==> 11-03: inputs <==
==> flow/design.v <==
`timescale 1ns/1ns
module adder_1(input[11:0] a ,output[11:0] out);
	wire[11:0] b = 12'b000000000001;
	assign out = a + b;
endmodule
module adder(input[11:0] a , b , output[11:0] out);
	assign out = a + b ;
endmodule
`timescale 1ns/1ns
module alu(input[2:0] fun , input[7:0] a,b ,input cin , output logic[7:0] out , output logic zero,cout);
	always @(fun,a,b,cin)begin
    cout = 1'b0;
    case(fun)
      3'b000 : {cout,out} = a + b ;
      3'b001 : {cout,out} = a + b + cin;
      3'b010 : {cout,out} = a - b;
		  3'b011 : {cout,out} = a - b + cin;
		  3'b100 : out = a & b;
		  3'b101 : out = a | b;
		  3'b110 : out = a ^ b;
		  3'b111 : out = ~(a & b);
    endcase
	end
  assign zero = (out == 8'b0) ? 1 : 0;
endmodule
module controller(input[5:0] code,input ze,c,rst,output reg pop,push,memorywrite,memoryread,writeReg,selRR2,selALU2,selpc,ldz,ldc,selz,selc,output reg [1:0] selWD,selRet,output reg [2:0]ALUfn);
  always @(ze,c,code,rst)begin
    pop <= 1'b0;
    push <= 1'b0;
    memorywrite <= 1'b0;
    memoryread <= 1'b0;
    writeReg<= 1'b0;
    selRR2<= 1'b0;
    selALU2<= 1'b0;
    selRet<= 2'b00;
    selpc<= 1'b0;
    ldz<= 1'b0;
    ldc<= 1'b0;
    selz <= 1'b0;
    selc <= 1'b0;
    selWD<= 2'b00;
    ALUfn <= 3'b000;
    if (~rst)begin
    if (code[5:4] == 2'b00) begin
      ALUfn <= code[3:1];
      ldz <= 1'b1;
      ldc <= 1'b1;
      selALU2 <= 1'b1;
      writeReg <= 1'b1;
    end
    if (code [5:4] == 2'b01) begin
      ALUfn <= code[3:1];
      ldz <= 1'b1;
      ldc <= 1'b1;
      writeReg <= 1'b1;
    end
    if (code[5:3] == 3'b110) begin
      selz <= 1'b1;
      selc <= 1'b1;
      ldz <= 1'b1;
      ldc <= 1'b1;
      selWD <= 2'b10;
      writeReg <= 1'b1;
    end
    if (code[5:3] == 3'b100) begin
      selRR2 <= 1'b1;
      ALUfn <= 3'b000;
      if (code [2:1] == 2'b00) begin
        memoryread <= 1'b1;
        selWD<= 2'b01;
        writeReg <= 1'b1;
      end
      if (code [2:1] == 2'b01)begin
        memorywrite<= 1'b1;
      end
    end
    if (code[5:3] == 3'b101) begin
      case(code[2:1])
        2'b00 : selpc <= ze?1:0;
        2'b01 : selpc <= ze?0:1;
        2'b10 : selpc <= c?1:0;
        2'b11 : selpc <= c?0:1;
      endcase
    end
    if (code[5:2] == 4'b1110)begin
      selRet <= 2'b10;
      selpc <= 1'b1;
      if (code[1] == 1'b1)
        push <= 1'b1;
    end
    if (code[5:0] == 6'b111100) begin
      pop <= 1'b1;
      selRet <=2'b01;
    end
    end
  end
endmodule
`timescale 1ns / 1ns
module signExtender(extend, extended );
	input[7:0] extend;
	output[11:0] extended;
	assign extended[7:0] = extend[7:0];
	assign extended[11:8] = {4{extend[7]}};
endmodule
module ff(input in,ld,clk,rst,output logic out);
  always@(posedge clk,posedge rst) begin
    if(rst)
      out <= 1'b0;
    else if(ld)
      out <= in;
  end
endmodule
`timescale 1ns/1ns
module mux2_12(input[11:0] a , b ,input sel , output[11:0] out);
	assign out = (sel) ? b : a ;
endmodule
module mux2_8(input[7:0] a , b , input sel , output[7:0] out);
	assign out = (sel) ? b : a ;
endmodule
module mux2_3(input[2:0] a , b , input sel , output[2:0] out);
	assign out = (sel) ? b : a ;
endmodule
module mux2_1(input a , b , input sel , output out);
	assign out = (sel) ? b : a ;
endmodule
module mux3(input[7:0] a , b , c,input[1:0] sel,output[7:0] out);
  assign out = (sel == 2'b00)?a:(sel == 2'b01)? b:c;
endmodule
module mux3_12(input[11:0] a , b , c,input[1:0] sel,output[11:0] out);
  assign out = (sel == 2'b00)?a:(sel == 2'b01)? b:c;
endmodule
module pc(input[11:0] in,input clk,rst,output logic[11:0] pc);
  always@(posedge clk,posedge rst)begin
    if (rst)
      pc <= 12'b0;
    else
      pc <= in;
  end
endmodule
module registerFile(input[2:0] RR1,RR2,WR,input[7:0] WD,input W,clk,rst,output logic [7:0] RD1,RD2);
  logic[7:0][7:0] registers;
  assign RD1 = registers[RR1];
  assign RD2 = registers[RR2];
  always @(posedge clk,posedge rst)begin
    if (rst)
      registers <= '0;
    else if (W)
      registers[WR] <= WD;
  end
endmodule
`timescale 1ns/1ns
module shiftReg(input[7:0] Data,input[2:0]sc,input[1:0]fn,output logic[7:0] out,output logic c,z);
  logic [15:0] rotl, rotr;
  assign rotl = {Data, Data} << sc;
  assign rotr = {Data, Data} >> sc;
  always@(*)begin
    c = 1'b0;
    case (fn)
      2'b00 : begin
        out = Data << sc;
        if (sc != 3'd0) c = Data[3'd0 - sc];
      end
      2'b01 : begin
        out = Data >> sc;
        if (sc != 3'd0) c = Data[sc - 3'd1];
      end
      2'b10 : out = rotl[15:8];
      default : out = rotr[7:0];
    endcase
  end
  assign z = out?0:1;
endmodule
module stack(input[11:0] in,input push,pop,clk,rst,output logic[11:0] out);
  logic[7:0][11:0] memory;
  assign out = memory[0];
  always@(posedge clk,posedge rst)begin
    if (rst)
      memory <= '0;
    else begin
      if(pop)begin
        for (int i=1; i<8; i++)begin
          memory[i-1] <= memory[i];
        end
        memory[7] <= 12'b0;
      end
      else if (push)begin
        for (int i=0; i<7; i++)begin
          memory[7-i] <= memory[6-i];
        end
        memory[0] <= in;
      end
    end
  end
endmodule
module datapath(input pop,push,memorywrite,memoryread,writeReg,selRR2,selALU2,selpc,ldz,ldc,selz,selc,input [1:0] selWD,selRet,input  [2:0]ALUfn,input clk,rst, output ze,c,output [5:0] code,
                output [11:0] imem_addr, input [18:0] imem_data, output [7:0] dmem_addr, dmem_wdata, input [7:0] dmem_rdata);
  wire [11:0] pc_1 , ret;
  stack Stack(pc_1,push,pop,clk,rst,ret);
  wire[11:0] f_pc,next_pc;
  wire [18:0] ins;
  mux3_12 pc_ret(f_pc , ret , ins[11:0] , selRet ,next_pc);
  wire[11:0] pc;
  pc PC(next_pc ,clk,rst,pc);
  assign imem_addr = pc;
  assign ins = imem_data;
  wire [11:0]extended;
  signExtender Ex(ins[7:0], extended );
  adder_1 In(pc ,pc_1);
  wire[11:0] apc;
  adder Add(pc_1 , extended , apc);
  mux2_12 pc1_apc(pc_1 , apc , selpc , f_pc);
  wire [2:0] RR2;
  mux2_3 sel_RR2(ins[7:5] , ins[13:11] , selRR2, RR2);
  wire [7:0] Out,RD,ALUOut,WD;
  mux3 sel_WD( ALUOut,RD,Out, selWD,WD);
  wire[7:0] RD1,RD2;
  registerFile RF(ins[10:8],RR2,ins[13:11],WD,writeReg,clk,rst,RD1,RD2);
  wire[7:0] ALU2;
  mux2_8 sel_ALU2(ins[7:0] , RD2, selALU2,ALU2);
  wire zero,carry;
  alu Alu(ALUfn ,RD1,ALU2 ,c ,ALUOut ,zero,carry);
  wire shc,shz;
  shiftReg Shr(RD1,ins[7:5],ins[15:14],Out,shc,shz);
  wire ff1;
  mux2_1 sel_z(zero,shz,selz , ff1);
  ff ff_z(ff1,ldz,clk,rst,ze);
  wire ff2;
  mux2_1 sel_c(carry,shc,selc , ff2);
  ff ff_c(ff2,ldc,clk,rst,c);
  assign dmem_addr = ALUOut;
  assign dmem_wdata = RD2;
  assign RD = dmem_rdata;
  assign code = ins[18:13];
endmodule
`timescale 1ns/1ns
module CPU(input clk,rst,
           output [11:0] imem_addr, input [18:0] imem_data,
           output [7:0] dmem_addr, dmem_wdata, output dmem_we, dmem_re, input [7:0] dmem_rdata);
  wire pop,push,memorywrite,memoryread,writeReg,selRR2,selALU2,selpc,ldz,ldc,selz,selc;
  wire[1:0] selWD,selRet;
  wire[2:0] ALUfn;
  wire ze,c;
  wire[5:0] code;
  datapath dp(pop,push,memorywrite,memoryread,writeReg,selRR2,selALU2,selpc,ldz,ldc,selz,selc,selWD,selRet,ALUfn,clk,rst, ze,c,code,
              imem_addr, imem_data, dmem_addr, dmem_wdata, dmem_rdata);
  controller cl( code, ze,c,rst, pop,push,memorywrite,memoryread,writeReg,selRR2,selALU2,selpc,ldz,ldc,selz,selc,selWD,selRet,ALUfn);
  assign dmem_we = memorywrite;
  assign dmem_re = memoryread;
endmodule
==> flow/run.sh <==
#!/bin/bash
# the make line also repeats each setting of config.mk as NAME=value (left out here)
make -C /OpenROAD-flow-scripts/flow DESIGN_CONFIG=/design/flow/config.mk WORK_HOME=/design/flow/orfs CLKGATE_MAP_FILE= finish
==> flow/config.mk <==
export PLATFORM = sky130hd
export DESIGN_NAME = CPU
export DESIGN_NICKNAME = CPU
export VERILOG_FILES = /design/flow/design.v
export SDC_FILE = /design/flow/constraint.sdc
export NUM_CORES = 4
export LEC_CHECK = 0
export ABC_AREA = 1
export CAP_MARGIN = 20
export CORE_MARGIN = 2
export CORE_UTILIZATION = 72
export CTS_CLUSTER_DIAMETER = 345
export CTS_CLUSTER_SIZE = 17
export HOLD_SLACK_MARGIN = 0.24
export PLACE_DENSITY_LB_ADDON = 0.2
export SETUP_SLACK_MARGIN = -0.15
export SLEW_MARGIN = 20
==> flow/constraint.sdc <==
create_clock -name core_clock -period 4.85 [get_ports {clk}]
set_input_delay 0.9700 -clock core_clock [delete_from_list [all_inputs] [get_ports {clk}]]
set_output_delay 0.9700 -clock core_clock [all_outputs]
set_load 0.01 [all_outputs]
==> 07-24: changes against 11-03 <==
- ABC_AREA: 1 -> unset
- CORE_UTILIZATION: 72 -> 40
- CTS_CLUSTER_DIAMETER: 345 -> unset
- CTS_CLUSTER_SIZE: 17 -> unset
- GPL_ROUTABILITY_DRIVEN: unset -> 0
- HOLD_SLACK_MARGIN: 0.24 -> unset
- MAX_ROUTING_LAYER: unset -> met4
- PLACE_DENSITY_LB_ADDON: 0.2 -> unset
- SETUP_SLACK_MARGIN: -0.15 -> unset
==> flow/constraint.sdc (replaced) <==
create_clock -name core_clock -period 5.93 [get_ports {clk}]
set_input_delay 1.1860 -clock core_clock [delete_from_list [all_inputs] [get_ports {clk}]]
set_output_delay 1.1860 -clock core_clock [all_outputs]
set_load 0.01 [all_outputs]
==> 05-06: changes against 11-03 <==
- CORE_UTILIZATION: 72 -> 57
- CTS_CLUSTER_DIAMETER: 345 -> 371
- CTS_CLUSTER_SIZE: 17 -> 99
- HOLD_SLACK_MARGIN: 0.24 -> unset
- PLACE_DENSITY_LB_ADDON: 0.2 -> unset
- SETUP_SLACK_MARGIN: -0.15 -> unset
==> flow/constraint.sdc (replaced) <==
create_clock -name core_clock -period 2.81 [get_ports {clk}]
set_input_delay 0.5620 -clock core_clock [delete_from_list [all_inputs] [get_ports {clk}]]
set_output_delay 0.5620 -clock core_clock [all_outputs]
set_load 0.01 [all_outputs]
==> ci_impl_report.md <==
## Synthesis and layout report

| Metric | Value |
|---|---|
| Outcome | `finished with violations` |
| Layout check failures | `setup timing` |
| Post-synth seq share | `34.4%` |
| Count leader, synth | `nand2_1` |
| Met2 Use GR | `69.3%` |
| Avg Inst Size Synth | `7.16 µm²` |
| Final worst setup slack | `-1.74 ns` |
| # setup viols final | `78` |
| Aoi share | `20.0%` |
| RePlAce Congestion | `0.961` |
| Post-Place Cell Area | `16000 µm²` |
| Ys cells | `1769` |
| DIE WIDTH | `153 µm` |
| Core Region | `21800 µm²` |
| Pre-CTS WS | `-2.69 ns` |
the above is filed under 05-06

==> ci_impl_report.md <==
### Yosys + OpenROAD results

| Metric | Value |
|---|---|
| RePlAce Congestion | `1.09` |
| Post-synth seq share | `34.4%` |
| Avg Inst Size Synth | `7.16 µm²` |
| DIE WIDTH | `137 µm` |
| Halt Stage | `global routing (5_1_grt)` |
| Met2 Use GR | `92.4%` |
| Post-Place Cell Area | `14500 µm²` |
| Aoi share | `20.0%` |
| Err | `[ERROR GRT-0232] Routing congestion too high. Check the congestion heatmap in the GUI.` |
| Count leader, synth | `nand2_1` |
| Pre-CTS WS | `-1.36 ns` |
| Core Region | `17200 µm²` |
| Outcome | `aborted with a tool error` |
the above is filed under 11-03

==> ci_impl_report.md <==
## Synthesis and layout report

| Metric | Value |
|---|---|
| Aoi share | `21.3%` |
| Total congestion overflow | `0` |
| Ys cells | `1404` |
| Outcome | `finished with violations` |
| Final worst setup slack | `-0.675 ns` |
| RR Endpoint | `dp.RF.registers[63]` |
| Core Region | `31600 µm²` |
| Pre-CTS WS | `-1.52 ns` |
| Layout check failures | `setup timing` |
| DIE WIDTH | `183 µm` |
| Avg Inst Size Synth | `9.16 µm²` |
| Cycle use final | `111%` |
| Post-Place Cell Area | `15100 µm²` |
| # setup viols final | `7` |
| Met2 Use GR | `39.2%` |
| Pins over their slew limit | `0` |
| Count leader, synth | `dfrtp_1` |
the above is filed under 07-24


* * *

==> trial 64 <==
// CPU: RTL as listed in full above, without the edits since
clock: 4.09 ns
lec_check: 0
abc_area: 1
cap_margin: 20
core_margin: 2
core_utilization: 64
cts_cluster_diameter: 399
cts_cluster_size: 100
slew_margin: 20
tns_end_percent: 10
run.sh (not shown) runs the stock make flow with config.mk's settings and CLKGATE_MAP_FILE=.
==> trial 26 (differences from trial 64) <==
CAP_MARGIN = 0   (was 20)
CORE_UTILIZATION = 72   (was 64)
CTS_CLUSTER_DIAMETER = 389   (was 399)
CTS_CLUSTER_SIZE = 20   (was 100)
HOLD_SLACK_MARGIN = 0.27   (was not set)
PLACE_DENSITY_LB_ADDON = 0.01   (was not set)
SETUP_SLACK_MARGIN = -0.31   (was not set)
TNS_END_PERCENT = not set   (was 10)
==> flow/constraint.sdc (replaced) <==
create_clock -name core_clock -period 5.57 [get_ports {clk}]
set_input_delay 1.1140 -clock core_clock [delete_from_list [all_inputs] [get_ports {clk}]]
set_output_delay 1.1140 -clock core_clock [all_outputs]
set_load 0.01 [all_outputs]
==> trial 37 (differences from trial 64) <==
CAP_MARGIN = 10   (was 20)
CELL_PAD_IN_SITES_DETAIL_PLACEMENT = 0   (was not set)
CORE_ASPECT_RATIO = 1.82   (was not set)
CORE_UTILIZATION = 50   (was 64)
CTS_CLUSTER_DIAMETER = 177   (was 399)
CTS_CLUSTER_SIZE = 98   (was 100)
MIN_ROUTING_LAYER = met1   (was not set)
TNS_END_PERCENT = 15   (was 10)
==> flow/constraint.sdc (replaced) <==
create_clock -name core_clock -period 5.66 [get_ports {clk}]
set_input_delay 1.1320 -clock core_clock [delete_from_list [all_inputs] [get_ports {clk}]]
set_output_delay 1.1320 -clock core_clock [all_outputs]
set_load 0.01 [all_outputs]
==> qor summary <==
| quantity | trial 26 | trial 37 | trial 64 |
|---|---|---|---|
| Combinational share of power | 46.2% | 46.4% | 49.1% |
| Total length of routed wires | 48.00 mm | 46.61 mm | 50.33 mm |
| Worst r2r path cells | 31 | 27 | 27 |
| Reg-to-reg setup timing slack | 670 ps | 1670 ps | 50 ps |
| Power dissipated by switching net loads | 2.667 mW | 2.541 mW | 3.841 mW |
| Relative slew margins | 16.92% | 33.24% | 44.37% |
| Launching element of the worst setup path | rst | rst | imem_data[17] |
| Fin worst setup slack | -397.9 ps | -73.24 ps | -1079 ps |
| Post-layout total power | 6.230 mW | 6.054 mW | 9.058 mW |
| Status | complete, but fails checks | complete, but fails checks | complete, but fails checks |
| Reasons for failing layout checks | negative setup slack | negative setup slack | negative setup slack |
| Count of warning messages emitted by the tools | 51 | 52 | 52 |
| Initial core utilization | 73.46% | 50.88% | 65.06% |
| Number of design-rule violations left by the first detailed-router iteration | 2487 | 1009 | 2182 |
| Final GP Congestion | 1.104 | 0.9984 | 1.051 |
| Final core utilization | 90.12% | 64.38% | 86.03% |

* * *

==> inputs of job 8305 <==
// CPU: RTL as listed in full above, without the edits since
Settings: LEC_CHECK=0, CAP_MARGIN=20, CORE_MARGIN=2, CORE_UTILIZATION=57, CTS_CLUSTER_SIZE=99, SLEW_MARGIN=20; clock period 3.67 ns.
==> job 3862: changes against job 8305 <==
==> flow/config.mk (replaced) <==
export PLATFORM = sky130hd
export DESIGN_NAME = CPU
export DESIGN_NICKNAME = CPU
export VERILOG_FILES = /design/flow/design.v
export SDC_FILE = /design/flow/constraint.sdc
export NUM_CORES = 4
export LEC_CHECK = 0
export ABC_AREA = 1
export CAP_MARGIN = 20
export CELL_PAD_IN_SITES_DETAIL_PLACEMENT = 0
export CORE_MARGIN = 2
export CORE_UTILIZATION = 67
export GPL_TIMING_DRIVEN = 1
export MAX_ROUTING_LAYER = met4
export MIN_ROUTING_LAYER = met2
export SLEW_MARGIN = 20
export TNS_END_PERCENT = 95
==> flow/constraint.sdc (replaced) <==
create_clock -name core_clock -period 4.85 [get_ports {clk}]
set_input_delay 0.9700 -clock core_clock [delete_from_list [all_inputs] [get_ports {clk}]]
set_output_delay 0.9700 -clock core_clock [all_outputs]
set_load 0.01 [all_outputs]
==> job 7560: changes against job 8305 <==
--- a/flow/config.mk
+++ b/flow/config.mk
@@ -6,7 +6,11 @@
 export NUM_CORES = 4
 export LEC_CHECK = 0
 export CAP_MARGIN = 20
-export CORE_MARGIN = 2
-export CORE_UTILIZATION = 57
-export CTS_CLUSTER_SIZE = 99
+export CORE_ASPECT_RATIO = 0.94
+export CORE_MARGIN = 6
+export CORE_UTILIZATION = 48
+export CTS_CLUSTER_DIAMETER = 298
+export CTS_CLUSTER_SIZE = 98
+export PLACE_DENSITY = 0.39
 export SLEW_MARGIN = 20
+export TNS_END_PERCENT = 5
==> flow/constraint.sdc (replaced) <==
create_clock -name core_clock -period 7.5 [get_ports {clk}]
set_input_delay 1.5000 -clock core_clock [delete_from_list [all_inputs] [get_ports {clk}]]
set_output_delay 1.5000 -clock core_clock [all_outputs]
set_load 0.01 [all_outputs]
==> job 9405: changes against job 8305 <==
--- a/flow/config.mk
+++ b/flow/config.mk
@@ -7,6 +7,6 @@
 export LEC_CHECK = 0
 export CAP_MARGIN = 20
 export CORE_MARGIN = 2
-export CORE_UTILIZATION = 57
-export CTS_CLUSTER_SIZE = 99
+export CORE_UTILIZATION = 61
+export SETUP_SLACK_MARGIN = 1.61
 export SLEW_MARGIN = 20
==> flow/constraint.sdc (replaced) <==
create_clock -name core_clock -period 5.6 [get_ports {clk}]
set_input_delay 1.1200 -clock core_clock [delete_from_list [all_inputs] [get_ports {clk}]]
set_output_delay 1.1200 -clock core_clock [all_outputs]
set_load 0.01 [all_outputs]
==> results.toml <==
# implementation run metrics
[timing]
setup_ws_ps = -2027
finalSetupViolCount = 75

[detailed_routing]
routed_wirelength_mm = 47.11
wl_met1_mm = 17.96

[status]
so.violations = "setup timing"
status = "complete, but fails checks"

[worst_hold_path]
hold_depth = 2

[critical_path]
arrival_ps = 4960
worstSetupPathType = "in2out"
cp.required_ps = 2940
ff2ff_path_depth = 17

[layout]
logic_area_mm2 = 0.008681

[job]
openroad.warnings = 52
the above is filed under job 8305

==> results.toml <==
# implementation run metrics
[status]
status = "complete, but fails checks"
so.violations = "setup timing"

[layout]
logic_area_mm2 = 0.008746

[timing]
setup_ws_ps = -967.3
finalSetupViolCount = 8

[critical_path]
cp.required_ps = 4480
ff2ff_path_depth = 22
arrival_ps = 5450
the above is filed under job 9405

==> results.toml <==
# yosys + openroad results
[status]
lastStage = "global routing (5_1_grt)"
status = "aborted with a tool error"
firstError = "[ERROR GRT-0116] Global routing finished with congestion. Check the congestion regions in the DRC Viewer."

[yosys]
ys_async_sr_fraction = 1.000
top_cells_by_area = "dfrtp_1 34%, nand2_1 11%, nand3_1 6.7%"
aoi_share = 0.2001
ys_seq_frac = 0.3439
yosys_area_mm2 = 0.01266

[floorplan]
pin_count = 59
core_mm2 = 0.01864

[clocking]
cts_made_buffers = 17
the above is filed under job 3862

==> results.toml <==
# implementation run metrics
[timing]
setup_ws_ps = 113.9

[status]
status = "complete, no violations"

[layout]
logic_area_mm2 = 0.008189

[critical_path]
cp.required_ps = 6000
worstSetupPathType = "in2out"
ff2ff_path_depth = 16

[clocking]
cts_tree = "built"

[detailed_routing]
wl_met1_mm = 19.69
routed_wirelength_mm = 41.54

[worst_hold_path]
hold_depth = 2
the above is filed under job 7560

Power is estimated from default activity; no workload was simulated.
